==> flow/design.v <==
module GENCLK1K( 
		CLK1K, EN1K,
		CLK50M, RSTN
		);
   input CLK50M, RSTN;
   output reg CLK1K;
   output     EN1K;
   reg [7:0] CNT, next_cnt;
   reg next_clk1k;
   assign EN1K = (CNT == 8'd249) & ~CLK1K;
   always @(posedge CLK50M or negedge RSTN) begin
      if (!RSTN) begin
	 CLK1K <= 1'h0;
	 CNT <= 8'h0;
      end
      else begin
	 CNT <= next_cnt;
	 CLK1K <= next_clk1k;
      end
   end
   always @(*) begin
	next_cnt = (CNT == 8'd249) ? 8'd0 : CNT + 8'd1;
	next_clk1k = (CNT == 8'd249) ? ~CLK1K : CLK1K;
   end
endmodule
module GENCLK10K( 
		 CLK10K, EN10K,
		 CLK50M, RSTN
		 );
   input CLK50M;
   input RSTN;
   output reg CLK10K;
   output     EN10K;
   reg [4:0] CNT, next_cnt;
   reg        next_clk10k;
   assign EN10K = (CNT == 5'd24) & ~CLK10K;
   always @(posedge CLK50M, negedge RSTN) begin
      if (!RSTN) begin
         CNT <= 5'd1;
         CLK10K <= 1'b0;
      end
      else begin
         CNT <= next_cnt;
         CLK10K <= next_clk10k;
      end
   end
   always @(*) begin
      next_cnt = (CNT == 5'd24) ? 5'd1 : CNT + 5'd1;
      next_clk10k = (CNT == 5'd24) ? ~CLK10K : CLK10K;
   end
endmodule
module DEBOUNCE #(parameter SET = 1'b1)( 
		KEY_OUT,
		CLK, EN1K, RSTN, KEY_IN
		);
   input CLK, EN1K, RSTN;  
   input KEY_IN;
   output reg KEY_OUT;
   localparam STABLE_CNT = 50;
   reg [5:0]  CNT, next_cnt;
   reg 	      PREV_KEY_IN, next_key_out, next_prev_key_in;
   always @(posedge CLK or negedge RSTN) begin
      if (!RSTN) begin
	 CNT <= 5'h0;
	 KEY_OUT <= SET;
	 PREV_KEY_IN <= SET;
      end
      else if (EN1K) begin
	 CNT <= next_cnt;
	 KEY_OUT <= next_key_out;
	 PREV_KEY_IN <= next_prev_key_in;
      end
   end
   always @(*) begin
      next_cnt = CNT;
      next_key_out = KEY_OUT;
      next_prev_key_in = PREV_KEY_IN;
      if (KEY_IN == PREV_KEY_IN) begin
	 if (CNT < STABLE_CNT) begin
	    next_cnt = CNT + 5'd1;
	 end
	 else begin
	    next_key_out = KEY_IN;
	 end
      end
      else begin
	 next_prev_key_in = KEY_IN;
      end
   end
endmodule
module BCDCNTR #(parameter MAXL = 4'h5, parameter MAXR = 4'h9, parameter SETL = 4'h0, parameter SETR = 4'h0)( 
													     BCD, CARRY,
													     CLK, EN1K, RSTN, EN, SW1, BCD_SET
													     );
   input CLK, EN1K, RSTN, EN, SW1;  
   input [7:0] BCD_SET;
   output reg [7:0] BCD;
   output reg 	    CARRY;
   reg [3:0] 	    next_left_bcd, next_right_bcd;
   reg 		    next_carry;
   always @(posedge CLK or negedge RSTN) begin
      if (!RSTN) begin
	 BCD <= {SETL, SETR};
	 CARRY <= 1'h0;
      end
      else if (EN1K) begin
	 if (SW1) begin
	    BCD <= BCD_SET;
	    CARRY <= next_carry;
	 end
	 else begin
	    BCD <= {next_left_bcd, next_right_bcd};
	    CARRY <= next_carry;
	 end
      end
   end
   always @(*) begin
      if (EN) begin
	 if (BCD[7:4] == MAXL) begin
	    if (BCD[3:0] == MAXR) begin
	       next_left_bcd = SETL;
	       next_right_bcd = SETR;
	       next_carry = 1'b1;
	    end
	    else begin
	       next_left_bcd = BCD[7:4];
	       next_right_bcd = BCD[3:0] + 4'h1;
		   next_carry = 1'b0;
	    end
	 end
	 else begin
	    if (BCD[3:0] == 4'h9) begin
	       next_right_bcd = 4'h0;
	       next_left_bcd = BCD[7:4] + 4'h1;
		   next_carry = 1'b0;
	    end
	    else begin
	       next_right_bcd = BCD[3:0] + 4'h1;
	       next_left_bcd = BCD[7:4];
		   next_carry = 1'b0;
	    end
	 end
      end
      else begin
	 next_right_bcd = BCD[3:0];
	 next_left_bcd = BCD[7:4];
	 next_carry = 1'b0;
      end
   end
endmodule
module SW_BCDCNTR #(parameter MAXL = 4'h5, parameter MAXR = 4'h9, parameter SETL = 4'h0, parameter SETR = 4'h0)( 
														BCD, CARRY,
														CLK, EN1K, RSTN, EN
														);
   input CLK, EN1K, RSTN, EN;  
   output reg [7:0] BCD;
   output reg 	    CARRY;
   reg [3:0] 	    next_left_bcd, next_right_bcd;
   reg 		    next_carry;
   always @(posedge CLK or negedge RSTN) begin
      if (!RSTN) begin
	 BCD <= {SETL, SETR};
	 CARRY <= 1'h0;
      end
      else if (EN1K) begin
	 BCD <= {next_left_bcd, next_right_bcd};
	 CARRY <= next_carry;
      end
   end
   always @(*) begin
      if (EN) begin
	 if (BCD[7:4] == MAXL) begin
	    if (BCD[3:0] == MAXR) begin
	       next_left_bcd = SETL;
	       next_right_bcd = SETR;
	       next_carry = 1'b1;
	    end
	    else begin
	       next_left_bcd = BCD[7:4];
	       next_right_bcd = BCD[3:0] + 4'h1;
		   next_carry = 1'b0;
	    end
	 end
	 else begin
	    if (BCD[3:0] == 4'h9) begin
	       next_right_bcd = 4'h0;
	       next_left_bcd = BCD[7:4] + 4'h1;
		   next_carry = 1'b0;
	    end
	    else begin
	       next_right_bcd = BCD[3:0] + 4'h1;
	       next_left_bcd = BCD[7:4];
		   next_carry = 1'b0;
	    end
	 end
      end
      else begin
	 next_right_bcd = BCD[3:0];
	 next_left_bcd = BCD[7:4];
	 next_carry = 1'b0;
      end
   end
endmodule
module DIGITCLOCK( 
		  SEC, MIN, HOUR, DAY,
		  CLK, EN1K, RSTN, SW1, SW2, SW3, SEC_SET, MIN_SET, HOUR_SET, DAY_SET,
		  SW_SEC, SW_MIN, SW_HOUR, SW_DAY
		  );
   input CLK, EN1K, RSTN, SW1, SW2, SW3;  
   input [7:0] SEC_SET, MIN_SET, HOUR_SET, DAY_SET;
   input [7:0] SW_SEC, SW_MIN, SW_HOUR, SW_DAY;
   output [7:0] SEC, MIN, HOUR, DAY;
   reg [9:0] 	CNT, next_cnt;
   reg 		EN, next_en;
   wire [7:0] 	NORMAL_SEC, NORMAL_MIN, NORMAL_HOUR, NORMAL_DAY;
   wire 	CARRY_SEC, CARRY_MIN, CARRY_HOUR, CARRY_DAY;
   assign DAY = (SW2 == 1'b1) ? SW_DAY : NORMAL_DAY;
   assign HOUR = (SW2 == 1'b1) ? SW_HOUR : NORMAL_HOUR;
   assign MIN = (SW2 == 1'b1) ? SW_MIN : NORMAL_MIN;
   assign SEC = (SW2 == 1'b1) ? SW_SEC : NORMAL_SEC;
   BCDCNTR #(.MAXL(4'h3), .MAXR(4'h1), .SETL(4'h0), .SETR(4'h1))
   UDAY ( 
	 .BCD				(NORMAL_DAY),
	 .CARRY				(CARRY_DAY),
	 .CLK				(CLK),
	 .EN1K				(EN1K),
	 .RSTN				(RSTN),
	 .EN				(CARRY_HOUR),
	 .SW1				(SW1),
	 .BCD_SET			(DAY_SET));
   BCDCNTR #(.MAXL(4'h2), .MAXR(4'h3), .SETL(4'h0), .SETR(4'h0))
   UHOUR ( 
	  .BCD				(NORMAL_HOUR),
	  .CARRY			(CARRY_HOUR),
	  .CLK			(CLK),
	 .EN1K			(EN1K),
	  .RSTN				(RSTN),
	  .EN				(CARRY_MIN),
	  .SW1				(SW1),
	  .BCD_SET			(HOUR_SET));
   BCDCNTR #(.MAXL(4'h5), .MAXR(4'h9), .SETL(4'h0), .SETR(4'h0))
   UMIN ( 
	 .BCD				(NORMAL_MIN),
	 .CARRY				(CARRY_MIN),
	 .CLK				(CLK),
	 .EN1K				(EN1K),
	 .RSTN				(RSTN),
	 .EN				(CARRY_SEC),
	 .SW1				(SW1),
	 .BCD_SET			(MIN_SET));
   BCDCNTR #(.MAXL(4'h5), .MAXR(4'h9), .SETL(4'h0), .SETR(4'h0))
   USEC ( 
	 .BCD				(NORMAL_SEC),
	 .CARRY				(CARRY_SEC),
	 .CLK				(CLK),
	 .EN1K				(EN1K),
	 .RSTN				(RSTN),
	 .EN				(EN),
	 .SW1				(SW1),
	 .BCD_SET			(SEC_SET));
   always @(posedge CLK or negedge RSTN) begin
      if (!RSTN) begin
	 CNT <= 10'h0;
	 EN <= 1'h0;
      end
      else if (EN1K) begin
	 CNT <= next_cnt;
	 EN <= next_en;
      end
   end
   always @(*) begin
      if (SW1) begin
         next_cnt = CNT;
         next_en  = 1'b0;
      end
      else begin
	 if (SW3) begin
            next_cnt = (CNT >= 10'd9) ? 10'd0 : CNT + 10'd1;
            next_en  = (CNT >= 10'd9) ? 1'd1 : 1'd0;
	 end
	 else begin
            next_cnt = (CNT >= 10'd998) ? 10'd0 : CNT + 10'd1;
            next_en  = (CNT >= 10'd998) ? 1'd1 : 1'd0;
	 end
      end
   end
endmodule
module STOPWATCH( 
		 SW_SEC, SW_MIN, SW_HOUR, SW_DAY,
		 CLK, EN1K, RSTN, SW3, KEY3
		 );
   input CLK, EN1K, RSTN, SW3, KEY3;  
   output [7:0] SW_SEC, SW_MIN, SW_HOUR, SW_DAY;
   reg [9:0] 	CNT, next_cnt;
   reg 		EN, next_en;
   reg 		STATE, next_state;
   reg [1:0] 	KEY3_SYNC, next_key3_sync;
   wire 	CARRY_SEC, CARRY_MIN, CARRY_HOUR, CARRY_DAY;
   localparam STOP = 1'b0;
   localparam START = 1'b1;
   SW_BCDCNTR #(.MAXL(4'h3), .MAXR(4'h1), .SETL(4'h0), .SETR(4'h0))
   SWDAY ( 
	  .BCD				(SW_DAY),
	  .CARRY			(CARRY_DAY),
	  .CLK			(CLK),
	 .EN1K			(EN1K),
	  .RSTN				(RSTN),
	  .EN				(CARRY_HOUR));
   SW_BCDCNTR #(.MAXL(4'h2), .MAXR(4'h3), .SETL(4'h0), .SETR(4'h0))
   SWHOUR ( 
	   .BCD				(SW_HOUR),
	   .CARRY			(CARRY_HOUR),
	   .CLK			(CLK),
	 .EN1K			(EN1K),
	   .RSTN			(RSTN),
	   .EN				(CARRY_MIN));
   SW_BCDCNTR #(.MAXL(4'h5), .MAXR(4'h9), .SETL(4'h0), .SETR(4'h0))
   SWMIN ( 
	  .BCD				(SW_MIN),
	  .CARRY			(CARRY_MIN),
	  .CLK			(CLK),
	 .EN1K			(EN1K),
	  .RSTN				(RSTN),
	  .EN				(CARRY_SEC));
   SW_BCDCNTR #(.MAXL(4'h5), .MAXR(4'h9), .SETL(4'h0), .SETR(4'h0))
   SWSEC ( 
	  .BCD				(SW_SEC),
	  .CARRY			(CARRY_SEC),
	  .CLK			(CLK),
	 .EN1K			(EN1K),
	  .RSTN				(RSTN),
	  .EN				(EN));
   always @(posedge CLK or negedge RSTN) begin
      if (!RSTN) begin
	 CNT <= 10'h0;
	 EN <= 1'h0;
	 STATE <= STOP;
	 KEY3_SYNC <= 2'b11;
      end
      else if (EN1K) begin
	 CNT <= next_cnt;
	 EN <= next_en;
	 STATE <= next_state;
	 KEY3_SYNC <= next_key3_sync;
      end
   end
   always @(*) begin
      next_cnt = CNT;
      next_en = EN;
      next_state = STATE;
      next_key3_sync = {KEY3_SYNC[0], KEY3};
      if (KEY3_SYNC == 2'b10) begin
	 next_state = (STATE == START) ? STOP : START;
      end
      else begin
	 case (STATE)
	   STOP : begin
	      next_cnt = CNT;
	      next_en = EN;
	      next_state = STATE;
	   end
	   START : begin
	      if (SW3) begin
		 next_cnt = (CNT >= 10'd9) ? 10'd0 : CNT + 10'd1;
		 next_en = (CNT >= 10'd9) ? 1'd1 : 1'd0;
		 next_state = STATE;
	      end
	      else begin
		 next_cnt = (CNT >= 10'd998) ? 10'd0 : CNT + 10'd1;
		 next_en = (CNT >= 10'd998) ? 1'd1 : 1'd0;
		 next_state = STATE;
	      end
	   end
	 endcase
      end
   end
endmodule
module MANSET( 
	      SEC_SET, MIN_SET, HOUR_SET, DAY_SET,
	      CLK, EN1K, RSTN, SW1, KEY1, KEY2, KEY3, PREV_SEC, PREV_MIN, PREV_HOUR,
	      PREV_DAY
	      );
   input CLK, EN1K, RSTN;  
   input SW1, KEY1, KEY2, KEY3;
   input [7:0] PREV_SEC, PREV_MIN, PREV_HOUR, PREV_DAY;
   output reg [7:0] SEC_SET, MIN_SET, HOUR_SET, DAY_SET;
   reg [1:0] 	    SEL, next_sel;
   reg [7:0] 	    next_sec_set, next_min_set, next_hour_set, next_day_set;
   reg [1:0] 	    KEY1_SYNC, KEY2_SYNC, KEY3_SYNC;
   reg [1:0]  next_key1_sync, next_key2_sync, next_key3_sync;
   localparam SEC_SEL = 2'b00;
   localparam MIN_SEL = 2'b01;
   localparam HOUR_SEL = 2'b10;
   localparam DAY_SEL = 2'b11;
   always @(posedge CLK or negedge RSTN) begin
      if (!RSTN) begin
	 DAY_SET <= 8'h1;
	 HOUR_SET <= 8'h0;
	 MIN_SET <= 8'h0;
	 SEC_SET <= 8'h0;
	 SEL <= 2'b00;
	 KEY1_SYNC <= 2'b11;
	 KEY2_SYNC <= 2'b11;
	 KEY3_SYNC <= 2'b11;
      end
      else if (EN1K) begin
	 DAY_SET <= next_day_set;
	 HOUR_SET <= next_hour_set;
	 MIN_SET <= next_min_set;
	 SEC_SET <= next_sec_set;
	 SEL <= next_sel;
	 KEY1_SYNC <= next_key1_sync;
	 KEY2_SYNC <= next_key2_sync;
	 KEY3_SYNC <= next_key3_sync;
      end
   end
   always @(*) begin
   next_key1_sync = {KEY1_SYNC[0], KEY1};
   next_key2_sync = {KEY2_SYNC[0], KEY2};
   next_key3_sync = {KEY3_SYNC[0], KEY3};
      if (SW1) begin
	  next_sel = SEL;
		next_sec_set = SEC_SET;
		next_min_set = MIN_SET;
		next_hour_set = HOUR_SET;
		next_day_set = DAY_SET;
	 if (KEY3_SYNC == 2'b10) begin
	    next_sel = (SEL == DAY_SEL) ? SEC_SEL : SEL + 2'b01;
	 end
	 else if (KEY2_SYNC == 2'b10) begin
	    case (SEL) 
	      SEC_SEL : begin
			if (SEC_SET[7:4] == 4'h5) begin
				if (SEC_SET[3:0] == 4'h9) begin
					next_sec_set[7:4] = 4'h0;
					next_sec_set[3:0] = 4'h0;
				end
				else begin
					next_sec_set[7:4] = SEC_SET[7:4];
					next_sec_set[3:0] = SEC_SET[3:0] + 4'h1;
				end
			end
			else begin
				if (SEC_SET[3:0] == 4'h9) begin
					next_sec_set[3:0] = 4'h0;
					next_sec_set[7:4] = SEC_SET[7:4] + 4'h1;
				end
				else begin
					next_sec_set[3:0] = SEC_SET[3:0] + 4'h1;
					next_sec_set[7:4] = SEC_SET[7:4];
				end
			end
		  end
	      MIN_SEL : begin
			if (MIN_SET[7:4] == 4'h5) begin
				if (MIN_SET[3:0] == 4'h9) begin
					next_min_set[7:4] = 4'h0;
					next_min_set[3:0] = 4'h0;
				end
				else begin
					next_min_set[7:4] = MIN_SET[7:4];
					next_min_set[3:0] = MIN_SET[3:0] + 4'h1;
				end
			end
			else begin
				if (MIN_SET[3:0] == 4'h9) begin
					next_min_set[3:0] = 4'h0;
					next_min_set[7:4] = MIN_SET[7:4] + 4'h1;
				end
				else begin
					next_min_set[3:0] = MIN_SET[3:0] + 4'h1;
					next_min_set[7:4] = MIN_SET[7:4];
				end
			end
		  end
	      HOUR_SEL : begin
			if (HOUR_SET[7:4] == 4'h2) begin
				if (HOUR_SET[3:0] == 4'h3) begin
					next_hour_set[7:4] = 4'h0;
					next_hour_set[3:0] = 4'h0;
				end
				else begin
					next_hour_set[7:4] = HOUR_SET[7:4];
					next_hour_set[3:0] = HOUR_SET[3:0] + 4'h1;
				end
			end
			else begin
				if (HOUR_SET[3:0] == 4'h9) begin
					next_hour_set[3:0] = 4'h0;
					next_hour_set[7:4] = HOUR_SET[7:4] + 4'h1;
				end
				else begin
					next_hour_set[3:0] = HOUR_SET[3:0] + 4'h1;
					next_hour_set[7:4] = HOUR_SET[7:4];
				end
			end
		  end
	      DAY_SEL : begin
			if (DAY_SET[7:4] == 4'h3) begin
				if (DAY_SET[3:0] == 4'h1) begin
					next_day_set[7:4] = 4'h0;
					next_day_set[3:0] = 4'h1;
				end
				else begin
					next_day_set[7:4] = DAY_SET[7:4];
					next_day_set[3:0] = DAY_SET[3:0] + 4'h1;
				end
			end
			else begin
				if (DAY_SET[3:0] == 4'h9) begin
					next_day_set[3:0] = 4'h0;
					next_day_set[7:4] = DAY_SET[7:4] + 4'h1;
				end
				else begin
					next_day_set[3:0] = DAY_SET[3:0] + 4'h1;
					next_day_set[7:4] = DAY_SET[7:4];
				end
			end
		  end
	    endcase
	 end
	 else if (KEY1_SYNC == 2'b10) begin
	    case (SEL) 
	      SEC_SEL : begin
			if (SEC_SET[7:4] == 4'h0) begin
				if (SEC_SET[3:0] == 4'h0) begin
					next_sec_set[7:4] = 4'h5;
					next_sec_set[3:0] = 4'h9;
				end
				else begin
					next_sec_set[7:4] = SEC_SET[7:4];
					next_sec_set[3:0] = SEC_SET[3:0] - 4'h1;
				end
			end
			else begin
				if (SEC_SET[3:0] == 4'h0) begin
					next_sec_set[3:0] = 4'h9;
					next_sec_set[7:4] = SEC_SET[7:4] - 4'h1;
				end
				else begin
					next_sec_set[3:0] = SEC_SET[3:0] - 4'h1;
					next_sec_set[7:4] = SEC_SET[7:4];
				end
			end
		  end
	      MIN_SEL : begin
			if (MIN_SET[7:4] == 4'h0) begin
				if (MIN_SET[3:0] == 4'h0) begin
					next_min_set[7:4] = 4'h5;
					next_min_set[3:0] = 4'h9;
				end
				else begin
					next_min_set[7:4] = MIN_SET[7:4];
					next_min_set[3:0] = MIN_SET[3:0] - 4'h1;
				end
			end
			else begin
				if (MIN_SET[3:0] == 4'h0) begin
					next_min_set[3:0] = 4'h9;
					next_min_set[7:4] = MIN_SET[7:4] - 4'h1;
				end
				else begin
					next_min_set[3:0] = MIN_SET[3:0] - 4'h1;
					next_min_set[7:4] = MIN_SET[7:4];
				end
			end
		  end
	      HOUR_SEL : begin
			if (HOUR_SET[7:4] == 4'h0) begin
				if (HOUR_SET[3:0] == 4'h0) begin
					next_hour_set[7:4] = 4'h2;
					next_hour_set[3:0] = 4'h3;
				end
				else begin
					next_hour_set[7:4] = HOUR_SET[7:4];
					next_hour_set[3:0] = HOUR_SET[3:0] - 4'h1;
				end
			end
			else begin
				if (HOUR_SET[3:0] == 4'h0) begin
					next_hour_set[3:0] = 4'h9;
					next_hour_set[7:4] = HOUR_SET[7:4] - 4'h1;
				end
				else begin
					next_hour_set[3:0] = HOUR_SET[3:0] - 4'h1;
					next_hour_set[7:4] = HOUR_SET[7:4];
				end
			end
		  end
	      DAY_SEL : begin
			if (DAY_SET[7:4] == 4'h0) begin
				if (DAY_SET[3:0] == 4'h1) begin
					next_day_set[7:4] = 4'h3;
					next_day_set[3:0] = 4'h1;
				end
				else begin
					next_day_set[7:4] = DAY_SET[7:4];
					next_day_set[3:0] = DAY_SET[3:0] - 4'h1;
				end
			end
			else begin
				if (DAY_SET[3:0] == 4'h0) begin
					next_day_set[3:0] = 4'h9;
					next_day_set[7:4] = DAY_SET[7:4] - 4'h1;
				end
				else begin
					next_day_set[3:0] = DAY_SET[3:0] - 4'h1;
					next_day_set[7:4] = DAY_SET[7:4];
				end
			end
		  end
	    endcase
	 end
      end
	  else begin
		next_sel = SEC_SEL;
		next_sec_set = PREV_SEC;
		next_min_set = PREV_MIN;
		next_hour_set = PREV_HOUR;
		next_day_set = PREV_DAY;
	  end
   end
endmodule
module DISPLAY7SEG( 
		   SEG,
		   OUT, PWM_ACT
		   );
   input [3:0] OUT;
   input       PWM_ACT;
   output reg [6:0] SEG;
   always @(*) begin
      case (OUT)
	4'h0 : SEG = (PWM_ACT) ? 7'b1000000 : 7'b1111111;
	4'h1 : SEG = (PWM_ACT) ? 7'b1111001 : 7'b1111111;
	4'h2 : SEG = (PWM_ACT) ? 7'b0100100 : 7'b1111111;
	4'h3 : SEG = (PWM_ACT) ? 7'b0110000 : 7'b1111111;
	4'h4 : SEG = (PWM_ACT) ? 7'b0011001 : 7'b1111111;
	4'h5 : SEG = (PWM_ACT) ? 7'b0010010 : 7'b1111111;
	4'h6 : SEG = (PWM_ACT) ? 7'b0000010 : 7'b1111111;
	4'h7 : SEG = (PWM_ACT) ? 7'b1111000 : 7'b1111111;
	4'h8 : SEG = (PWM_ACT) ? 7'b0000000 : 7'b1111111;
	4'h9 : SEG = (PWM_ACT) ? 7'b0010000 : 7'b1111111;
	default : SEG = 7'b1111111;
      endcase
   end
endmodule
module KNOCK_LED ( 
		  ALARM, LED,
		  CLK, EN1K, RSTN, SW3, KNOCK
		  );
   input CLK, EN1K, RSTN;  
   input SW3, KNOCK;
   output reg ALARM;
   output reg [17:0] LED;
   reg [9:0] 	     ONE_SEC_CNT, next_one_sec_cnt;
   reg [5:0] 	     SEC_CNT, next_sec_cnt;
   reg [4:0] 	     MIN_REMAIN, next_min_remain;
   reg 		     TIMER_EN, next_timer_en;
   reg 		     KNOCK_D, next_knock_d;
   reg 		     KNOCK_FALL, next_knock_fall;
   reg 		     ALARM_PULSE, next_alarm_pulse;
   reg 		     next_alarm;
   reg [17:0] 	     next_led;
   always @(posedge CLK or negedge RSTN) begin
      if (!RSTN) begin
	 ALARM <= 1'h0;
	 KNOCK_D <= 1'h1;
	 KNOCK_FALL <= 1'h0;
	 LED <= 18'h0;
	 MIN_REMAIN <= 5'h0;
	 ONE_SEC_CNT <= 10'h0;
	 SEC_CNT <= 6'h0;
	 TIMER_EN <= 1'h0;
	 ALARM_PULSE <= 1'b0;
      end
      else if (EN1K) begin
	 ALARM <= next_alarm;
	 LED <= next_led;
	 ONE_SEC_CNT <= next_one_sec_cnt;
	 SEC_CNT <= next_sec_cnt;
	 MIN_REMAIN <= next_min_remain;
	 TIMER_EN <= next_timer_en;
	 KNOCK_D <= next_knock_d;
	 KNOCK_FALL <= next_knock_fall;
	 ALARM_PULSE <= next_alarm_pulse;
      end
   end
   always @(*) begin
      next_knock_d = KNOCK;
      next_knock_fall = KNOCK_D & ~KNOCK;
      next_alarm = 1'b0;
	  next_led = (MIN_REMAIN == 5'd0) ? 18'd0 : (18'b1 << MIN_REMAIN) - 18'b1;
      next_one_sec_cnt = ONE_SEC_CNT;
      next_sec_cnt = SEC_CNT;
      next_min_remain = MIN_REMAIN;
      next_timer_en = TIMER_EN;
      next_alarm_pulse = 1'b0;
	  if (KNOCK_FALL) begin
		next_timer_en = 1'b1;
		next_min_remain = (MIN_REMAIN < 5'd19) ? MIN_REMAIN + 5'd1 : MIN_REMAIN;
	  end
	  else begin
		if (TIMER_EN) begin
			if (SW3) begin
				if (ONE_SEC_CNT >= 10'd9) begin
					if (MIN_REMAIN != 5'd0) begin
						if (SEC_CNT == 6'd00) begin
							next_sec_cnt = 6'd59;
							next_min_remain = MIN_REMAIN - 5'd1;
							next_one_sec_cnt = 10'd0;
						end
						else begin
							next_sec_cnt = SEC_CNT - 6'd1;
							next_one_sec_cnt = 10'd0;
						end
					end
					else begin
						if (SEC_CNT == 6'd00) begin
							next_timer_en = 1'b0;
							next_alarm_pulse = 1'b1;
							next_sec_cnt = 6'd0;
							next_one_sec_cnt = 10'd0;
						end
						else begin
							next_sec_cnt = SEC_CNT - 6'd1;
							next_one_sec_cnt = 10'd0;
						end
					end
				end
				else begin
					next_one_sec_cnt = ONE_SEC_CNT + 10'd1;
				end
			end
			else begin
				if (ONE_SEC_CNT >= 10'd999) begin
					if (MIN_REMAIN != 5'd0) begin
						if (SEC_CNT == 6'd00) begin
							next_sec_cnt = 6'd59;
							next_min_remain = MIN_REMAIN - 5'd1;
							next_one_sec_cnt = 10'd0;
						end
						else begin
							next_sec_cnt = SEC_CNT - 6'd1;
							next_one_sec_cnt = 10'd0;
						end
					end
					else begin
						if (SEC_CNT == 6'd00) begin
							next_timer_en = 1'b0;
							next_alarm_pulse = 1'b1;
							next_sec_cnt = 6'd0;
							next_one_sec_cnt = 10'd0;
						end
						else begin
							next_sec_cnt = SEC_CNT - 6'd1;
							next_one_sec_cnt = 10'd0;
						end
					end
				end
				else begin
					next_one_sec_cnt = ONE_SEC_CNT + 10'd1;
				end
			end
		end
		else begin
			next_alarm = (ALARM_PULSE == 1'b1) ? 1'b1 : 1'b0;
		end
	  end
   end
endmodule
module KNOCK_LED_ALARM( 
	     BUZ_OUT,
	     CLK, EN1K, RSTN, ALARM
	     );
   input CLK, EN1K, RSTN;  
   input ALARM;
   output reg BUZ_OUT;
   parameter IDLE = 1'b0;
   parameter BUZ = 1'b1;
   reg 	      STATE, next_state;
   reg 	      next_buz_out;
   reg 	      CLK500, next_clk500;
   reg [6:0]  BEEP_CNT1, next_beep_cnt1;
   reg [8:0]  BEEP_CNT2, next_beep_cnt2;
   reg [2:0]  ALARM_DONE, next_alarm_done;
   always @(posedge CLK or negedge RSTN) begin
      if (!RSTN) begin
	 ALARM_DONE <= 3'h0;
	 BEEP_CNT1 <= 7'h0;
	 BEEP_CNT2 <= 9'h0;
	 BUZ_OUT <= 1'h0;
	 CLK500 <= 1'h0;
	 STATE <= 1'h0;
      end
      else if (EN1K) begin
	 STATE <= next_state;
	 BUZ_OUT <= next_buz_out;
	 CLK500 <= next_clk500;
	 BEEP_CNT1 <= next_beep_cnt1;
	 BEEP_CNT2 <= next_beep_cnt2;
	 ALARM_DONE <= next_alarm_done;
      end
   end
   always @(*) begin
      next_clk500 = ~CLK500;
      case (STATE) 
	IDLE : begin
	   if (ALARM) begin
	      next_state = BUZ;
	      next_buz_out = 1'b0;
	      next_beep_cnt1 = 7'b0;
	      next_beep_cnt2 = 9'd0;
	      next_alarm_done = 3'd0;
	   end
	   else begin
	      next_state = IDLE;
	      next_buz_out = 1'b0;
	      next_beep_cnt1 = 7'b0;
	      next_beep_cnt2 = 8'b0;
	      next_alarm_done = 3'd0;
	   end
	end
	BUZ : begin
	   if (ALARM_DONE == 3'd4) begin
	      next_state = IDLE;
	      next_buz_out = 1'b0;
	      next_beep_cnt1 = 7'd0;
	      next_beep_cnt2 = 9'd0;
	      next_alarm_done = 3'd0;
	   end
	   else begin
	      if (BEEP_CNT2 >= 9'd4) begin
		 next_state = BUZ;
		 next_buz_out = 1'b0;
		 next_beep_cnt1 = 7'd0;
		 next_beep_cnt2 = (BEEP_CNT2 == 9'd511) ? 9'd0 : BEEP_CNT2 + 9'd1;
		 next_alarm_done = (BEEP_CNT2 == 9'd511) ? ALARM_DONE + 3'd1 : ALARM_DONE;
	      end
	      else begin
		 if (BEEP_CNT1 >= 7'd64) begin
		    next_state = BUZ;
		    next_buz_out = CLK500;
		    next_beep_cnt1 = (BEEP_CNT1 == 7'd127) ? 7'd0 : BEEP_CNT1 + 7'd1;
		    next_beep_cnt2 = (BEEP_CNT1 == 7'd127) ? BEEP_CNT2 + 9'd1 : BEEP_CNT2;
		    next_alarm_done = ALARM_DONE;
		 end
		 else begin
		    next_state = BUZ;
		    next_buz_out = 1'b0;
		    next_beep_cnt1 = BEEP_CNT1 + 7'd1;
		    next_beep_cnt2 = BEEP_CNT2;
		    next_alarm_done = ALARM_DONE;
		 end
	      end
	   end
	end
	default : begin
	   next_state = IDLE;
	   next_buz_out = 1'b0;
	   next_beep_cnt1 = 7'd0;
	   next_beep_cnt2 = 3'd0;
	   next_alarm_done = 1'b0;
	end
      endcase
   end
endmodule
module FIRE_DETECT( 
		   FIRE_ALARM,
		   CLK, EN1K, RSTN, SENSOR
		   );
   input CLK, EN1K, RSTN;  
   input SENSOR;
   output reg FIRE_ALARM;
   reg 	  next_fire_alarm;
   always @(posedge CLK or negedge RSTN) begin
      if (!RSTN) begin
	 FIRE_ALARM <= 1'h0;
      end
      else if (EN1K) begin
	 FIRE_ALARM <= next_fire_alarm;
      end
   end
   always @(*) begin
      next_fire_alarm = (SENSOR) ? 1'b1 : 1'b0;
   end
endmodule
module FIRE_ALARM( 
		       BUZ_OUT, FIRE_VALID,
		       CLK, EN1K, RSTN, FIRE_ALARM, KNOCK
		       );
   input CLK, EN1K, RSTN;  
   input FIRE_ALARM, KNOCK;
   output reg BUZ_OUT, FIRE_VALID;
   parameter IDLE = 1'b0;
   parameter BUZ = 1'b1;
   reg 	      STATE, next_state;
   reg 	      next_buz_out;
	reg         next_fire_valid;
   reg 	      CLK500, next_clk500;
   reg 	      KNOCK_D, next_knock_d;
   reg 	      KNOCK_FALL, next_knock_fall;
   reg [8:0]  BEEP_CNT, next_beep_cnt;
   always @(posedge CLK or negedge RSTN) begin
      if (!RSTN) begin
	 BEEP_CNT <= 8'h0;
	 BUZ_OUT <= 1'h0;
	 FIRE_VALID <= 1'h0;
	 CLK500 <= 1'h0;
	 KNOCK_D <= 1'h0;
	 KNOCK_FALL <= 1'h0;
	 STATE <= 1'h0;
      end
      else if (EN1K) begin
	 STATE <= next_state;
	 BUZ_OUT <= next_buz_out;
	 FIRE_VALID <= next_fire_valid;
	 CLK500 <= next_clk500;
	 BEEP_CNT <= next_beep_cnt;
	 KNOCK_D <= next_knock_d;
	 KNOCK_FALL <= next_knock_fall;
      end
   end
   always @(*) begin
      next_clk500 = ~CLK500;
      next_knock_d = KNOCK;
      next_knock_fall = KNOCK_D & ~KNOCK;
		next_fire_valid = FIRE_VALID;
      case (STATE) 
	IDLE : begin
	   if (FIRE_ALARM) begin
	      next_state = BUZ;
	      next_buz_out = 1'b0;
	      next_beep_cnt = 8'b0;
			next_fire_valid = 1'b1;
	   end
	   else begin
	      next_state = IDLE;
	      next_buz_out = 1'b0;
	      next_beep_cnt = 8'b0;
			next_fire_valid = 1'b0;
	   end
	end
	BUZ : begin
	   if (KNOCK_FALL) begin
	      next_state = IDLE;
	      next_buz_out = 1'b0;
	      next_beep_cnt = 8'd0;
			next_fire_valid = 1'b0;
	   end
	   else begin
	      if (BEEP_CNT >= 9'd256) begin
		 next_state = BUZ;
		 next_buz_out = CLK500;
		 next_beep_cnt = (BEEP_CNT == 8'd128) ? 8'd0 : BEEP_CNT + 8'd1;
	      end
	      else begin
		 next_state = BUZ;
		 next_buz_out = 1'b0;
		 next_beep_cnt = BEEP_CNT + 8'd1;
	      end
	   end
	end
	default : begin
	   next_state = IDLE;
	   next_buz_out = 1'b0;
	   next_beep_cnt = 8'd0;
	end
      endcase
   end
endmodule
module ROT_PWMGEN ( 
		   PWM_ACT,
		   CLK, EN10K, RSTN, SW5, ROT_A, ROT_B
		   );
   input CLK, EN10K, RSTN, SW5;
   input ROT_A, ROT_B;
   output reg PWM_ACT;
   reg [7:0]  brightness;
   reg [1:0]  prev_state;
   reg [7:0]  pwm_counter;
   wire [1:0] current_state = {ROT_A, ROT_B};
   always @(posedge CLK or negedge RSTN) begin
		if (!RSTN) begin
			brightness <= 8'd255;
		end
		else if (EN10K) begin
		if (SW5) begin
      case ({prev_state, current_state})
        4'b0001, 4'b0111, 4'b1110, 4'b1000: begin
           if (brightness <= 8'd247)
             brightness <= brightness + 8'd8;
           else
             brightness <= 8'd255;
        end
        4'b0010, 4'b0100, 4'b1101, 4'b1011: begin
           if (brightness >= 8'd8)
             brightness <= brightness - 8'd8;
           else
             brightness <= 8'd0;
        end
        default: brightness <= brightness;
      endcase
		end
		else begin
			brightness <= brightness;
		end
		end
   end
   always @(posedge CLK) begin
      if (EN10K) prev_state <= current_state;
   end
   always @(posedge CLK or negedge RSTN) begin
      if (!RSTN) begin
	 pwm_counter <= 8'b0;
      end
      else if (EN10K) begin
	 pwm_counter <= (pwm_counter == 8'd255) ? 8'd0 : pwm_counter + 8'd1;
      end
   end
   always @(posedge CLK or negedge RSTN) begin
      if (!RSTN) begin
	 PWM_ACT <= 1'b1;
      end
      else if (EN10K) begin
	 if (pwm_counter < brightness) PWM_ACT <= 1'b1;
	 else PWM_ACT <= 1'b0;
      end
   end
endmodule
module CLOCK_TOP( 
	   SEG0, SEG1, SEG2, SEG3, SEG4, SEG5, SEG6, SEG7, LED, BUZ_OUT,
	   CLK50M, KEY1, KEY2, KEY3, SW0, SW1, SW2, SW3, SW4, SW5, KNOCK,
	   SENSOR, ROT_A, ROT_B
	   );
   input CLK50M, KEY1, KEY2, KEY3, SW0, SW1, SW2, SW3, SW4, SW5, KNOCK, SENSOR, ROT_A, ROT_B;
   output [6:0] SEG0, SEG1, SEG2, SEG3, SEG4, SEG5, SEG6, SEG7;
   output [17:0] LED;
   output 	 BUZ_OUT;
   wire 	 CLK1K, CLK10K, EN1K, EN10K, CLEAN_KEY1, CLEAN_KEY2, CLEAN_KEY3, CLEAN_SW1, CLEAN_SW2, CLEAN_SW3, CLEAN_SW4, CLEAN_SW5, ALARM, FIRE_ALARM, FIRE_VALID, PWM_ACT, FIRE_BUZ, KNOCK_LED_BUZ;
   wire [7:0] 	 SEC, MIN, HOUR, DAY;
   wire [7:0] 	 SEC_SET, MIN_SET, HOUR_SET, DAY_SET;
   wire [7:0] 	 SW_SEC, SW_MIN, SW_HOUR, SW_DAY;
   assign BUZ_OUT = (FIRE_VALID) ? FIRE_BUZ : KNOCK_LED_BUZ;
   GENCLK1K
     UGENCLK1K
       ( 
	.RSTN				(SW0),
	.CLK1K				(CLK1K),
	.EN1K				(EN1K),
	.CLK50M				(CLK50M));
   GENCLK10K
     UGENCLK10K
       ( 
	.RSTN					(SW0),
	.CLK10K				(CLK10K),
	.EN10K				(EN10K),
	.CLK50M				(CLK50M));
   DEBOUNCE #(.SET(1'b1))
   UDEBOUNCE_KEY1
     ( 
      .KEY_OUT				(CLEAN_KEY1),
      .KEY_IN				(KEY1),
      .RSTN				(SW0),
      .CLK				(CLK50M),
      .EN1K				(EN1K));
   DEBOUNCE #(.SET(1'b1))
   UDEBOUNCE_KEY2
     ( 
      .KEY_OUT				(CLEAN_KEY2),
      .KEY_IN				(KEY2),
      .RSTN				(SW0),
      .CLK				(CLK50M),
      .EN1K				(EN1K));
   DEBOUNCE #(.SET(1'b1))
   UDEBOUNCE_KEY3
     ( 
      .KEY_OUT				(CLEAN_KEY3),
      .KEY_IN				(KEY3),
      .RSTN				(SW0),
      .CLK				(CLK50M),
      .EN1K				(EN1K));
   DEBOUNCE #(.SET(1'b0))
   UDEBOUNCE_SW1
     ( 
      .KEY_OUT				(CLEAN_SW1),
      .KEY_IN				(SW1),
      .RSTN				(SW0),
      .CLK				(CLK50M),
      .EN1K				(EN1K));
   DEBOUNCE #(.SET(1'b0))
   UDEBOUNCE_SW2
     ( 
      .KEY_OUT				(CLEAN_SW2),
      .KEY_IN				(SW2),
      .RSTN				(SW0),
      .CLK				(CLK50M),
      .EN1K				(EN1K));
   DEBOUNCE #(.SET(1'b0))
   UDEBOUNCE_SW3
     ( 
      .KEY_OUT				(CLEAN_SW3),
      .KEY_IN				(SW3),
      .RSTN				(SW0),
      .CLK				(CLK50M),
      .EN1K				(EN1K));
   DEBOUNCE #(.SET(1'b0))
   UDEBOUNCE_SW4
     ( 
      .KEY_OUT				(CLEAN_SW4),
      .KEY_IN				(SW4),
      .RSTN				(SW0),
      .CLK				(CLK50M),
      .EN1K				(EN1K));
   DEBOUNCE #(.SET(1'b0))
   UDEBOUNCE_SW5
     ( 
      .KEY_OUT				(CLEAN_SW5),
      .KEY_IN				(SW5),
      .RSTN				(SW0),
      .CLK				(CLK50M),
      .EN1K				(EN1K));
   DIGITCLOCK
     UDIGITCLOCK
       ( 
	.SEC					(SEC[7:0]),
	.MIN					(MIN[7:0]),
	.HOUR					(HOUR[7:0]),
	.DAY					(DAY[7:0]),
	.SEC_SET				(SEC_SET[7:0]),
	.MIN_SET				(MIN_SET[7:0]),
	.HOUR_SET				(HOUR_SET[7:0]),
	.DAY_SET				(DAY_SET[7:0]),
	.SW_SEC				(SW_SEC[7:0]),
	.SW_MIN				(SW_MIN[7:0]),
	.SW_HOUR				(SW_HOUR[7:0]),
	.SW_DAY				(SW_DAY[7:0]),
	.RSTN				(SW0),
	.CLK				(CLK50M),
	.EN1K				(EN1K),
	.SW1				(CLEAN_SW1),
	.SW2				(CLEAN_SW2),
	.SW3				(CLEAN_SW3));
   DISPLAY7SEG
     URSEC7SEG
       ( 
	.SEG				(SEG0[6:0]),
	.OUT				(SEC[3:0]),
	.PWM_ACT			(PWM_ACT));
   DISPLAY7SEG
     ULSEC7SEG
       ( 
	.SEG				(SEG1[6:0]),
	.OUT				(SEC[7:4]),
	.PWM_ACT			(PWM_ACT));
   DISPLAY7SEG
     URMIN7SEG
       ( 
	.SEG				(SEG2[6:0]),
	.OUT				(MIN[3:0]),
	.PWM_ACT			(PWM_ACT));
   DISPLAY7SEG
     ULMIN7SEG
       ( 
	.SEG				(SEG3[6:0]),
	.OUT				(MIN[7:4]),
	.PWM_ACT			(PWM_ACT));
   DISPLAY7SEG
     URHOUR7SEG
       ( 
	.SEG				(SEG4[6:0]),
	.OUT				(HOUR[3:0]),
	.PWM_ACT			(PWM_ACT));
   DISPLAY7SEG
     ULHOUR7SEG
       ( 
	.SEG				(SEG5[6:0]),
	.OUT				(HOUR[7:4]),
	.PWM_ACT			(PWM_ACT));
   DISPLAY7SEG
     URDAY7SEG
       ( 
	.SEG				(SEG6[6:0]),
	.OUT				(DAY[3:0]),
	.PWM_ACT			(PWM_ACT));
   DISPLAY7SEG
     ULDAY7SEG
       ( 
	.SEG				(SEG7[6:0]),
	.OUT				(DAY[7:4]),
	.PWM_ACT			(PWM_ACT));
   MANSET
     UMANSET
       ( 
	.SEC_SET				(SEC_SET[7:0]),
	.MIN_SET				(MIN_SET[7:0]),
	.HOUR_SET				(HOUR_SET[7:0]),
	.DAY_SET				(DAY_SET[7:0]),
	.KEY1					(CLEAN_KEY1),
	.KEY2					(CLEAN_KEY2),
	.KEY3					(CLEAN_KEY3),
	.PREV_SEC				(SEC[7:0]),
	.PREV_MIN				(MIN[7:0]),
	.PREV_HOUR				(HOUR[7:0]),
	.PREV_DAY				(DAY[7:0]),
	.RSTN				(SW0),
	.CLK				(CLK50M),
	.EN1K				(EN1K),
	.SW1				(CLEAN_SW1));
   STOPWATCH
     USTOPWATCH
       ( 
	.SW_SEC				(SW_SEC[7:0]),
	.SW_MIN				(SW_MIN[7:0]),
	.SW_HOUR				(SW_HOUR[7:0]),
	.SW_DAY				(SW_DAY[7:0]),
	.KEY3					(CLEAN_KEY3),
	.RSTN (CLEAN_SW2),
	.CLK				(CLK50M),
	.EN1K				(EN1K),
	.SW3				(CLEAN_SW3));
   KNOCK_LED_ALARM
     UALARM
       ( 
	.BUZ_OUT			(KNOCK_LED_BUZ),
	.CLK				(CLK50M),
	.EN1K				(EN1K),
	.RSTN					(SW0),
	.ALARM				(ALARM));
   KNOCK_LED
     UKNOCK
       ( 
	.LED					(LED[17:0]),
	.ALARM				(ALARM),
	.CLK				(CLK50M),
	.EN1K				(EN1K),
	.RSTN					(CLEAN_SW4),
	.SW3				(CLEAN_SW3),
	.KNOCK				(KNOCK));
   FIRE_DETECT
     UFIRE_DETECT
       ( 
	.FIRE_ALARM				(FIRE_ALARM),
	.CLK					(CLK50M),
	.EN1K					(EN1K),
	.RSTN					(SW0),
	.SENSOR				(SENSOR));
   FIRE_ALARM
     UFIRE_ALARM
       ( 
	.BUZ_OUT				(FIRE_BUZ),
	.FIRE_VALID       (FIRE_VALID),
	.CLK					(CLK50M),
	.EN1K					(EN1K),
	.RSTN					(SW0),
	.FIRE_ALARM				(FIRE_ALARM),
	.KNOCK					(KNOCK));
   ROT_PWMGEN
     UROT_PWMGEN
       ( 
	.RSTN					(SW0),
	.PWM_ACT			(PWM_ACT),
	.CLK				(CLK50M),
	.EN10K				(EN10K),
	.SW5				(CLEAN_SW5),
	.ROT_A				(ROT_A),
	.ROT_B				(ROT_B));
endmodule
==> flow/run.sh <==
#!/bin/bash
# the make line also repeats each setting of config.mk as NAME=value (left out here)
make -C /OpenROAD-flow-scripts/flow DESIGN_CONFIG=/design/flow/config.mk WORK_HOME=/design/flow/orfs CLKGATE_MAP_FILE= finish
==> flow/config.mk <==
export PLATFORM = sky130hd
export DESIGN_NAME = CLOCK_TOP
export DESIGN_NICKNAME = CLOCK_TOP
export VERILOG_FILES = /design/flow/design.v
export SDC_FILE = /design/flow/constraint.sdc
export NUM_CORES = 4
export LEC_CHECK = 0
export CAP_MARGIN = 20
export CORE_MARGIN = 2
export CORE_UTILIZATION = 69
export SETUP_SLACK_MARGIN = 0.56
export SLEW_MARGIN = 20
==> flow/constraint.sdc <==
create_clock -name core_clock -period 18.6 [get_ports {CLK50M}]
set_input_delay 3.7200 -clock core_clock [delete_from_list [all_inputs] [get_ports {CLK50M}]]
set_output_delay 3.7200 -clock core_clock [all_outputs]
set_load 0.01 [all_outputs]
==> impl_metrics.py, run 1 <==
# Auto-generated metrics
metrics = {
    "cells_and_area": {
        "stdcell_count": 2624,
        "fillCellCount": 1921,
        "area_growth_pct": 11.77,
        "fin_nets": 2316,
        "utilization_pct": 77.77,
        "final-seq-area_mm2": 0.007883,
        "logic_area_mm2": 0.01057,
    },
    "global_route": {
        "grt_overflow": 0,
        "first_global_vias": 15650,
        "grt_max_degree": 81,
        "grt_antenna_before_repair": 0,
        "grt_usage_pct": 30.82,
        "grt_first_pass_wirelength_um": 74560,
    },
    "logic_synthesis": {
        "avgSynthCellArea_um2": 8.769,
        "ys_area_mm2": 0.01917,
        "synth_area_mm2": 0.01917,
        "yosysUniqueCellTypes": 88,
        "compound_area_share_pct": 20.02,
        "logic_family": "AND-OR/OR-AND gates",
        "ys_sh_mux_pct": 5.261,
        "fp_nets": 2284,
        "async_flop_share_pct": 99.36,
        "edf_count": 2,
        "ys.flop_type": "dfrtp_1",
        "ys_sh_adder_pct": 5.522,
        "xor_share_pct": 4.478,
        "common_cells": "nand2_1 (325), dfrtp_1 (286), o21ai_0 (251)",
        "yosysWarnings": 19,
        "top_area_cell": "dfrtp_1",
        "ys_cells": 2186,
        "synth_seq_share_pct": 41.07,
        "top_cell": "nand2_1",
        "synthSimpleGateAreaFrac_pct": 19.78,
        "synth-seq-cells": 313,
        "synthTopCellsByArea": "dfrtp_1 (37%), o21ai_0 (6.6%), nand2_1 (6.4%), ha_1 (5.4%), dfstp_2 (3.4%)",
        "synth_cells": 2186,
        "top_area_share_pct": 37.33,
    },
    "clock_tree": {
        "post_cts_buffers": 0,
        "cts_resized": 0,
        "cts_tree": "yes",
        "numClockSinks": 313,
        "cts.clk_slew.worst_paths_ns": 0.06,
        "insertion_delay_ns": 0.54,
        "cts_buffers": 36,
        "h-tree-depth": 2,
        "cts_hold_buf": 0,
        "clock_path_buffers": 3,
        "cts_root_buf": "clkbuf_16",
    },
    "worst_setup_path": {
        "path_depth": 7,
        "slowest_delay_ns": 0.96,
        "crit_fanout": 62,
        "rrSetupSlack_ns": 15.59,
        "r2r-start": "UMANSET.KEY2_SYNC[1]$_DFFE_PN1P_",
        "crit_path_start": "UDEBOUNCE_SW2.KEY_OUT$_DFFE_PN0P_",
        "worstPathCellList": "buf_4 > mux2i_1 > and2_1 > nand2_1 > o21a_1 > o221ai_1 > clkdlybuf4s50_1",
        "cp_top_family": "buffers and inverters",
        "cp.required_ns": 14.88,
        "arrival_ns": 4.25,
        "path_class": "reg -> out",
        "regToRegEndpoint": "UMANSET.MIN_SET[7]$_DFFE_PN0P_",
        "end_kind": "output pin",
        "worstSetupEndpoint": "SEG3[3]",
        "worst-path-buf-inv": 2,
        "slowest_stage": "dfrtp_4",
        "cp-start-kind": "register",
        "reg2regPathDepth": 7,
    },
    "drt": {
        "drc": 0,
        "drt-initial-drc-count": 1407,
        "wl_per_cell_um": 17.09,
        "dr_total_vias": 16450,
        "routed_wl_um": 44860,
        "n_antenna_cell": 0,
        "drt_first_pass_iters": 6,
        "antenna_left": 0,
        "avgViaCountPerCell": 6.267,
    },
    "final_timing": {
        "fmax_mhz": 125.4,
        "tightest_slew_ns": 0.9852,
        "fin_crit_ns": 7.974,
        "relSlewSlack_pct": 34.32,
        "grt_setup_unrepaired": "false",
        "finalSetupViolations": 0,
        "final.setup.tns_ns": 0,
        "fin_worst_skew_ns": 0.01993,
        "slew_viol_final": 0,
        "hold_viol": 0,
        "fin_crit_sh_pct": 42.87,
    },
    "placed_design": {
        "hpwl_um": 29760,
        "place.gp.congestion": 0.8664,
        "portBuffers": 88,
        "place_inst": 2558,
    },
    "floorplan": {
        "io_pins": 89,
        "fp_util_pct": 69.57,
        "coreArea_mm2": 0.02755,
        "fp.dieH_um": 170.7,
        "row_count": 61,
        "dieArea_mm2": 0.02913,
        "dieWidth_um": 170.7,
    },
    "power_and_ir_drop": {
        "p_int_mw": 1.122,
        "power_density_mw_per_mm2": 66.42,
        "p_sw_share_pct": 21.18,
        "switchingPower_uw": 301.4,
        "comb-power_uw": 16.9,
        "ir_drop_uv": 90.75,
        "maxPowerGroup": "the clock network",
        "p_leak_nw": 9.338,
        "powerSeq_uw": 684,
        "clk-power_uw": 722,
        "seqPwrFrac_pct": 48.1,
        "pwr-share-comb_pct": 1.2,
        "power_frac_clock_pct": 50.8,
    },
    "hold_path": {
        "worstHoldPathType": "reg -> async",
    },
    "run": {
        "drv_cap": 0,
        "log.warning_count": 70,
    },
    "run_status": {
        "status": "finished clean",
    },
}
-- per-layer routing --
metal | part of all wire [%] | vias up | track usage (%) | routed length [um]
met2 | 49 | 515 | 52.33 | 21940
met4 | 2.5 | 0 | 9.959 | 1120
met5 | 0 | - | 0 | 0
met3 | 5.4 | 102 | 4.210 | 2405
li1 | - | 7891 | - | -
met1 | 43 | 7937 | 41.07 | 19390
-- area by class of cell --
type                            count  area share, %
Multi-Input combinational cell   1685          49.31
Timing Repair Buffer              101          4.590
Inverter                           81          1.419
Clock inverter                     10         0.6073
Sequential cell                   313          36.79
Tap cell                          378          2.207
Clock buffer                       56          5.074
-- metrics by stage --
step / hold WS (ns) / power, mW / setup WS (ns) / area (um2)
final: 0.3461 / 1.423 / 10.63 / 21430
after global routing: 0.4054 / 1.462 / 10.26 / 21430
after CTS: 0.4532 / 1.432 / 10.62 / 21420
after detailed placement: 0.4442 / 0.7135 / 11.21 / 20210
after global placement: 0.4313 / 0.7130 / 11.34 / 20210
after floorplan: 0.4360 / 0.6990 / 11.77 / 19170
==> run 2, diff against run 1 <==
Settings changed: CORE_ASPECT_RATIO set to 0.89, CORE_UTILIZATION 69 to 72, CTS_CLUSTER_DIAMETER set to 28, CTS_CLUSTER_SIZE set to 15, GPL_ROUTABILITY_DRIVEN set to 0, HOLD_SLACK_MARGIN set to -0.09, PLACE_DENSITY set to 0.35, SETUP_SLACK_MARGIN 0.56 to 1.24.
Clock period 18.6 ns to 4.62 ns, I/O delays scaled along.
==> impl_metrics.py, run 2 <==
# Auto-generated metrics
metrics = {
    "final_timing": {
        "fin_crit_ns": 3.601,
        "fin_crit_sh_pct": 77.94,
        "grt_setup_unrepaired": "true",
        "slew_viol_final": 0,
        "fmax_mhz": 277.7,
        "final.setup.tns_ns": 0,
        "hold_viol": 0,
        "tightest_slew_ns": 1.075,
        "fin_worst_skew_ns": 0.02305,
        "finalSetupViolations": 0,
        "relSlewSlack_pct": 28.06,
    },
    "logic_synthesis": {
        "ys_cells": 2186,
        "top_cell": "nand2_1",
        "synth-seq-cells": 313,
        "avgSynthCellArea_um2": 8.769,
        "ys_sh_mux_pct": 5.261,
        "synthTopCellsByArea": "dfrtp_1 (37%), o21ai_0 (6.6%), nand2_1 (6.4%), ha_1 (5.4%), dfstp_2 (3.4%)",
        "synth_seq_share_pct": 41.07,
        "ys.flop_type": "dfrtp_1",
        "ys_area_mm2": 0.01917,
        "synth_cells": 2186,
        "compound_area_share_pct": 20.02,
        "logic_family": "AND-OR/OR-AND gates",
        "top_area_cell": "dfrtp_1",
        "xor_share_pct": 4.478,
        "async_flop_share_pct": 99.36,
        "yosysWarnings": 19,
        "common_cells": "nand2_1 (325), dfrtp_1 (286), o21ai_0 (251)",
        "yosysUniqueCellTypes": 88,
        "fp_nets": 2284,
        "top_area_share_pct": 37.33,
        "ys_sh_adder_pct": 5.522,
        "synthSimpleGateAreaFrac_pct": 19.78,
        "synth_area_mm2": 0.01917,
        "edf_count": 2,
    },
    "clock_tree": {
        "numClockSinks": 313,
        "cts_hold_buf": 0,
        "cts_tree": "yes",
        "cts.clk_slew.worst_paths_ns": 0.05,
        "cts_root_buf": "clkbuf_16",
        "cts_buffers": 70,
        "h-tree-depth": 3,
        "insertion_delay_ns": 0.57,
        "clock_path_buffers": 3,
    },
    "floorplan": {
        "io_pins": 89,
        "fp.dieH_um": 157.9,
        "dieWidth_um": 177.0,
        "coreArea_mm2": 0.02628,
        "row_count": 56,
        "dieArea_mm2": 0.02795,
        "fp_util_pct": 72.96,
    },
    "worst_setup_path": {
        "slowest_stage": "dfrtp_4",
        "cp.required_ns": 3.70,
        "r2r-start": "UMANSET.KEY2_SYNC[1]$_DFFE_PN1P_",
        "end_kind": "output pin",
        "rrSetupSlack_ns": 1.47,
        "crit_path_start": "UDEBOUNCE_SW2.KEY_OUT$_DFFE_PN0P_",
        "slowest_delay_ns": 0.53,
        "cp-start-kind": "register",
        "cp_top_family": "flip-flops",
        "reg2regPathDepth": 6,
        "worstSetupEndpoint": "SEG1[0]",
        "path_class": "reg -> out",
        "crit_fanout": 7,
        "worstPathCellList": "buf_4 > mux2i_2 > and2_1 > a21oi_1 > o21ai_0 > nand2_1 > dlygate4sd2_1",
        "arrival_ns": 2.68,
        "worst-path-buf-inv": 2,
        "regToRegEndpoint": "UMANSET.MIN_SET[7]$_DFFE_PN0P_",
        "path_depth": 7,
    },
    "global_route": {
        "grt_usage_pct": 41.04,
        "grt_antenna_before_repair": 1,
        "first_global_vias": 18510,
        "grt_overflow": 0,
        "grt_first_pass_wirelength_um": 92520,
        "grt_max_degree": 102,
    },
    "power_and_ir_drop": {
        "power_density_mw_per_mm2": 348.2,
        "power_frac_clock_pct": 65.6,
        "maxPowerGroup": "the clock network",
        "comb-power_uw": 74.8,
        "clk-power_mw": 5.41,
        "p_int_mw": 6.500,
        "p_leak_nw": 10.62,
        "seqPwrFrac_pct": 33.5,
        "pwr-share-comb_pct": 0.9,
        "powerSeq_mw": 2.76,
        "p_sw_share_pct": 21.19,
        "switchingPower_mw": 1.747,
        "ir_drop_uv": 394.8,
    },
    "cells_and_area": {
        "area_growth_pct": 23.55,
        "stdcell_count": 2720,
        "fin_nets": 2413,
    },
    "run": {
        "drv_cap": 0,
        "log.warning_count": 74,
    },
    "placed_design": {
        "place_inst": 2536,
        "hpwl_um": 29810,
        "portBuffers": 88,
    },
    "drt": {
        "antenna_left": 0,
        "routed_wl_um": 58900,
        "drc": 0,
        "dr_total_vias": 18690,
        "drt-initial-drc-count": 2466,
        "drt_first_pass_iters": 8,
        "avgViaCountPerCell": 6.873,
        "wl_per_cell_um": 21.66,
        "n_antenna_cell": 0,
    },
    "hold_path": {
        "worstHoldPathType": "reg -> async",
    },
    "run_status": {
        "status": "finished clean",
    },
}
[run 2: per-stage QoR]
step / power (mW) / setup WS [ns] / util, % / area, um2 / hold slack, ns
global placement: 2.873 / 0.8603 / 77.13 / 20270 / 0.4063
finish: 8.248 / 1.019 / 90.14 / 23680 / 0.3579
detailed placement: 2.876 / 0.7512 / 77.13 / 20270 / 0.4110
global route: 8.384 / 0.9445 / 90.14 / 23680 / 0.4211
floorplan: 2.814 / 1.259 / - / 19170 / 0.3004
CTS: 8.212 / 1.008 / 89.47 / 23510 / 0.4628
[run 2: what timing repair did]
item                                   4_1_cts  5_1_grt
pin swaps                                    3        8
setup endpoints to repair                   56       48
buffers inserted                            37       16
endpoints found under the hold margin        0        0
resized                                    161      102
cloned                                       2        0
[run 2: layer usage]
metal | up-vias | GRT usage [%] | part of all wire (%)
li1 | 8134 | - | -
met1 | 8928 | 48.92 | 37
met2 | 1273 | 68.78 | 49
met3 | 357 | 9.414 | 8.7
met4 | 2 | 23.49 | 5.7
met5 | - | 0 | 0.032
[run 2: area by class of cell]
class                      count  area [um2]
tap                          348       435.4
clock inverter                37       585.6
multi-input combinational   1685       11020
timing repair buffer         164        1496
sequential                   313        7886
inverter                      81       304.0
clock buffer                  92        1958
fill                        1144        2591
==> run 3, diff against run 2 <==
Settings changed: ABC_AREA set to 1, CAP_MARGIN 20 to 0, CORE_ASPECT_RATIO 0.89 to unset, CTS_CLUSTER_DIAMETER 28 to 397, CTS_CLUSTER_SIZE 15 to 11, GPL_ROUTABILITY_DRIVEN 0 to unset, HOLD_SLACK_MARGIN -0.09 to 0.3, PLACE_DENSITY 0.35 to unset, PLACE_DENSITY_LB_ADDON set to 0.01, SETUP_SLACK_MARGIN 1.24 to 0.68.
==> impl_metrics.py, run 3 <==
# Auto-generated metrics
metrics = {
    "worst_setup_path": {
        "cp.required_ns": 3.70,
        "path_class": "reg -> out",
        "worst-path-buf-inv": 2,
        "crit_path_start": "UDEBOUNCE_SW2.KEY_OUT$_DFFE_PN0P_",
        "path_depth": 9,
        "end_kind": "output pin",
        "slowest_delay_ns": 0.60,
        "worstPathCellList": "buf_2 > o21ai_1 > nand2_1 > nor2_1 > o21ai_0 > nand2_1 > nor2_1 > nand3_1 > clkdlybuf4s50_1",
        "r2r-start": "UGENCLK1K.CNT[1]$_DFF_PN0_",
        "rrSetupSlack_ns": 1.60,
        "worstSetupEndpoint": "SEG5[4]",
        "reg2regPathDepth": 12,
        "regToRegEndpoint": "UDIGITCLOCK.CNT[3]$_DFFE_PN0P_",
        "arrival_ns": 2.96,
        "cp_top_family": "buffers and inverters",
        "cp-start-kind": "register",
        "slowest_stage": "dfrtp_4",
        "crit_fanout": 8,
    },
    "final_timing": {
        "final.setup.tns_ns": 0,
        "grt_setup_unrepaired": "true",
        "fmax_mhz": 257.4,
        "tightest_slew_ns": 1.014,
        "fin_worst_skew_ns": 0.01775,
        "fin_crit_ns": 3.886,
        "relSlewSlack_pct": 32.32,
        "finalSetupViolations": 0,
        "fin_crit_sh_pct": 84.11,
        "hold_viol": 0,
        "slew_viol_final": 0,
        "worst_hold_slack_ns": 0.3361,
    },
    "logic_synthesis": {
        "top_area_cell": "dfrtp_1",
        "logic_family": "simple AND/OR/NAND/NOR gates",
        "xor_share_pct": 4.937,
        "synthSimpleGateAreaFrac_pct": 31.99,
        "top_area_share_pct": 34.48,
        "ys_area_mm2": 0.02076,
        "ys.flop_type": "dfrtp_1",
        "synth_area_mm2": 0.02076,
        "ys_sh_adder_pct": 5.100,
        "ys_cells": 2924,
        "yosysUniqueCellTypes": 58,
        "yosysWarnings": 19,
        "async_flop_share_pct": 99.36,
        "synthTopCellsByArea": "dfrtp_1 (34%), nand2_1 (14%), inv_1 (6.4%), nand3_1 (6.3%), o21ai_0 (5.9%)",
        "compound_area_share_pct": 11.98,
        "synth_cells": 2924,
        "avgSynthCellArea_um2": 7.099,
        "synth-seq-cells": 313,
        "fp_nets": 3022,
        "ys_sh_mux_pct": 0,
        "edf_count": 2,
        "synth_seq_share_pct": 37.93,
        "common_cells": "nand2_1 (781), inv_1 (355), nor2_1 (287)",
        "top_cell": "nand2_1",
    },
    "clock_tree": {
        "clock_path_buffers": 3,
        "cts_root_buf": "clkbuf_16",
        "h-tree-depth": 2,
        "numClockSinks": 313,
        "cts_tree": "yes",
        "cts.clk_slew.worst_paths_ns": 0.06,
        "insertion_delay_ns": 0.52,
        "cts_buffers": 34,
        "cts_hold_buf": 0,
    },
    "drt": {
        "drc": 0,
        "antenna_left": 0,
        "avgViaCountPerCell": 5.988,
        "routed_wl_um": 54290,
        "drt-initial-drc-count": 2088,
        "n_antenna_cell": 0,
        "drt_first_pass_iters": 9,
        "dr_total_vias": 20450,
        "wl_per_cell_um": 15.90,
    },
    "global_route": {
        "grt_antenna_before_repair": 0,
        "grt_max_degree": 120,
        "first_global_vias": 19920,
        "grt_overflow": 0,
        "grt_usage_pct": 35.42,
        "grt_first_pass_wirelength_um": 90710,
    },
    "floorplan": {
        "fp_util_pct": 72.71,
        "row_count": 62,
        "coreArea_mm2": 0.02855,
        "fp.dieH_um": 173.8,
        "dieArea_mm2": 0.03020,
        "dieWidth_um": 173.8,
        "io_pins": 89,
    },
    "power_and_ir_drop": {
        "maxPowerGroup": "sequential cells",
        "p_int_mw": 4.160,
        "seqPwrFrac_pct": 51.7,
        "p_sw_share_pct": 21.73,
        "powerSeq_mw": 2.75,
        "pwr-share-comb_pct": 1.3,
        "p_leak_nw": 11.65,
        "power_frac_clock_pct": 47.0,
        "ir_drop_uv": 289.0,
        "power_density_mw_per_mm2": 229.3,
        "comb-power_uw": 71.2,
        "clk-power_mw": 2.50,
        "switchingPower_mw": 1.155,
    },
    "run": {
        "drv_cap": 0,
        "log.warning_count": 71,
    },
    "run_status": {
        "status": "finished clean",
    },
    "placed_design": {
        "portBuffers": 88,
        "hpwl_um": 36520,
        "place.gp.congestion": 0.9281,
        "place_inst": 3353,
    },
    "cells_and_area": {
        "fillCellCount": 1933,
        "area_growth_pct": 11.66,
        "stdcell_count": 3415,
        "fin_nets": 3111,
    },
    "hold_path": {
        "worstHoldPathType": "reg -> async",
    },
}
==> run 3: stage by stage <==
stage               worst slack [ns]  area (um2)  utilization, %  power [mW]
floorplan                     0.9199       20760               -       2.808
CTS                           0.6910       22990           80.54       5.322
global route                  0.6304       23180           81.19       5.433
global placement              0.8684       21960           76.92       2.864
detailed placement            0.7940       21960           76.92       2.867
finish                        0.7343       23180           81.19       5.315
==> run 3: final cells by class <==
cell class | count | area, um2 | share of cell area [%]
multi-input combinational | 2186 | 11350 | 48.97
inverter | 365 | 1370 | 5.911
tap | 384 | 480.5 | 2.073
sequential | 313 | 7883 | 34.01
timing repair buffer | 113 | 1136 | 4.902
clock inverter | 2 | 17.52 | 0.07558
clock buffer | 52 | 939.7 | 4.054
==> run 3: per-layer routing <==
layer / global-route usage (%) / wire (um) / vias to the layer above
met5: 0 / 0 / -
met4: 13.03 / 1839 / 0
met3: 4.035 / 3543 / 182
met2: 63.26 / 27020 / 907
met1: 44.39 / 21890 / 9640
li1: - / - / 9719
==> run 3: what timing repair did <==
action,CTS,global route
pin swaps,0,1
setup endpoints to repair,56,51
gates resized,2,46
gates cloned,0,1
buffers inserted,4,3
Power figures rest on the tool's default switching activity, not on a simulated workload.
